## the baseline
## cpu
module cpu (
    input clk, 
    input reset,
    output reg [31:0] iaddr,
    input [31:0] idata,
    output reg [31:0] daddr,
    input [31:0] drdata,
    output reg [31:0] dwdata,
    output reg [3:0] dwe
);
make LEC_CHECK=0 CAP_MARGIN=20 CORE_MARGIN=2 CORE_UTILIZATION=72 CTS_CLUSTER_DIAMETER=188 CTS_CLUSTER_SIZE=99 PLACE_DENSITY=0.6 SLEW_MARGIN=20 finish   # period 6.7 ns
run.sh (not shown) runs the stock make flow with config.mk's settings and CLKGATE_MAP_FILE=.
FAIL the baseline @ detailed placement: tool exited with error
## Diff of input files: the candidate against the baseline
Settings: SETUP_SLACK_MARGIN now 2.77, previously not set; MAX_ROUTING_LAYER now met4, previously not set; CORE_UTILIZATION now 40, was 72; CTS_CLUSTER_SIZE no longer set, was 99; CTS_CLUSTER_DIAMETER no longer set, was 188; MIN_ROUTING_LAYER now met2, previously not set; the clock period (ns, I/O delays scaled along) now 11.0, was 6.7.
### Flow results
Area after synthesis came out exactly the same in the baseline and the candidate. Re area fraction in mux cells: no difference whatsoever between the candidate and the baseline. Going from the baseline to the candidate, vertical extent of the die grows by 100 µm. Between the baseline and the candidate, the difference in chip area estimate from yosys synthesis is negligible. Reported for the baseline and the candidate, share of synthesized cell area in and-or and or-and compound cells turned out identical to the last digit. The candidate vs the baseline — initial core utilization dropped 32 points. Die area: the candidate > the baseline. Between the candidate and the baseline, it is the candidate whose number of cell rows is higher, by 38. Status(the candidate) = ERROR, stage = global routing.

* * *

Starting RTL as in the previous note.
Settings: LEC_CHECK=0, CAP_MARGIN=20, CORE_MARGIN=2, CORE_UTILIZATION=51, SETUP_SLACK_MARGIN=1.03, SLEW_MARGIN=20; clock period 5.87 ns.
The starting point finished but fails on setup timing.
Next try:
Settings changed: CORE_UTILIZATION 51 to 66, SETUP_SLACK_MARGIN 1.03 to 0.92.
Clock period 5.87 ns to 3.73 ns, I/O delays scaled along.
With this change the flow did not get past global routing (5_1_grt).
Area after synthesis is unchanged.
Die size decreases by about 22%.
Synthesized cell count stays the same.

* * *

build 95:
Starting RTL as in the previous note.
==> flow/config.mk <==
export PLATFORM = sky130hd
export DESIGN_NAME = cpu
export DESIGN_NICKNAME = cpu
export VERILOG_FILES = /design/flow/design.v
export SDC_FILE = /design/flow/constraint.sdc
export NUM_CORES = 4
export LEC_CHECK = 0
export ABC_AREA = 1
export CAP_MARGIN = 0
export CELL_PAD_IN_SITES_DETAIL_PLACEMENT = 2
export CELL_PAD_IN_SITES_GLOBAL_PLACEMENT = 1
export CORE_ASPECT_RATIO = 1.37
export CORE_MARGIN = 8
export CORE_UTILIZATION = 40
export CTS_CLUSTER_SIZE = 34
export GPL_ROUTABILITY_DRIVEN = 0
export GPL_TIMING_DRIVEN = 0
export HOLD_SLACK_MARGIN = 0.12
export MAX_ROUTING_LAYER = met4
export MIN_ROUTING_LAYER = met2
export PLACE_DENSITY = 0.6
export SETUP_SLACK_MARGIN = 2.77
export SLEW_MARGIN = 15
export TNS_END_PERCENT = 70
==> flow/constraint.sdc <==
create_clock -name core_clock -period 11.0 [get_ports {clk}]
set_input_delay 2.2000 -clock core_clock [delete_from_list [all_inputs] [get_ports {clk}]]
set_output_delay 2.2000 -clock core_clock [all_outputs]
set_load 0.01 [all_outputs]
Build 95 terminated abnormally: global routing reported GRT-0116.
diff inputs: build 95 => build 41
- SETUP_SLACK_MARGIN: 2.77 -> -0.55
- GPL_TIMING_DRIVEN: 0 -> unset
- MIN_ROUTING_LAYER: met2 -> unset
- CORE_MARGIN: 8 -> 2
- HOLD_SLACK_MARGIN: 0.12 -> unset
- CAP_MARGIN: 0 -> 20
- SLEW_MARGIN: 15 -> 20
- CELL_PAD_IN_SITES_GLOBAL_PLACEMENT: 1 -> unset
- CORE_UTILIZATION: 40 -> 58
- CORE_ASPECT_RATIO: 1.37 -> unset
- ABC_AREA: 1 -> unset
- MAX_ROUTING_LAYER: met4 -> unset
- TNS_END_PERCENT: 70 -> unset
- CTS_CLUSTER_SIZE: 34 -> unset
- PLACE_DENSITY: 0.6 -> unset
- CELL_PAD_IN_SITES_DETAIL_PLACEMENT: 2 -> unset
- GPL_ROUTABILITY_DRIVEN: 0 -> unset
- the clock period (ns, I/O delays scaled along): 11.0 -> 5.87
--- outcome ---
Build 41 did not run to completion, as it errored out during global routing. On build 41: post-synthesis mux area share is 22 points higher than what build 95 gave. Taking build 95 as the reference, in build 41 count of instances resized after the clock tree is built moved down, placed cell count moved down, sum of net half-perimeters after detailed placement moved down, area fraction in compound gates moved down, area of the mapped netlist moved down. Diff build 95 -> build 41: yosys stat cell total decreased 46%, area share of fa/ha/maj cells after synthesis increased 0.35 points, die extent in x decreased 10%.
## Diff of input files: build 65 against build 41
- PLACE_DENSITY newly set to 0.6
- CORE_UTILIZATION changed from 58 to 40
- SETUP_SLACK_MARGIN removed (was -0.55)
- the clock period (ns, I/O delays scaled along) changed from 5.87 to 10.6
Notes after the runs:
Build 41 did not run to completion, as it errored out during global routing. Build 65 completed every stage of the flow, and the final layout passed the timing, design-rule and antenna checks. Taking build 41 as the reference point, the minimum setup slack after placement of build 65 rises by 2750 ps. Measured against each other, build 65 and build 41 differ in core region area, the higher figure coming from build 65. The higher die area came out of build 65. Between build 65 and build 41, it is build 65 whose floorplan utilization is lower, by 18 points. When build 65 is measured against build 41, its post-CTS setup buffer count turns out 73 lower. Placed wire-length estimate after detailed placement: build 65 < build 41. Placed instance count, build 65 and build 41: larger value in build 41. Site row count grows by more than 10% when moving from build 41 to build 65. Summary of build 65 over build 41: number of buffers created by CTS has increased; routability congestion estimate from global placement moved down.

* * *

north:
Starting RTL as in the previous note.
clock: 7.28 ns
lec_check: 0
abc_area: 0
cap_margin: 20
cell_pad_in_sites_global_placement: 1
core_margin: 2
core_utilization: 50
cts_cluster_size: 37
hold_slack_margin: 0.28
max_routing_layer: met5
min_routing_layer: met1
setup_slack_margin: 1.34
slew_margin: 20
tns_end_percent: 65
Completing all stages was not enough for north: its layout failed the final checks because of setup timing.
The following lists how south was set up differently from north:
- a deleted TNS_END_PERCENT that had been 65
- an added PLACE_DENSITY of 0.6
- a deleted MAX_ROUTING_LAYER that had been met5
- a deleted CELL_PAD_IN_SITES_GLOBAL_PLACEMENT that had been 1
- a deleted SETUP_SLACK_MARGIN that had been 1.34
- a deleted ABC_AREA that had been 0
- a change of CORE_UTILIZATION from 50 to 44
- a deleted HOLD_SLACK_MARGIN that had been 0.28
- a deleted MIN_ROUTING_LAYER that had been met1
- a deleted CTS_CLUSTER_SIZE that had been 37
- a change of the clock period (ns, I/O delays scaled along) from 7.28 to 10.6
Findings:
Having completed the whole flow, south delivered a layout that passed the timing, design-rule and antenna checks.
Compared with north, south shows a higher sequential share of layout area.
Against north, peak supply drop in south fell by more than a quarter.
NOTE: delay contributed by the slowest stage of the critical path in south exceeds that of north
Compared with north, south shows a power that is 36% lower.
Power figures rest on the tool's default switching activity, not on a simulated workload.
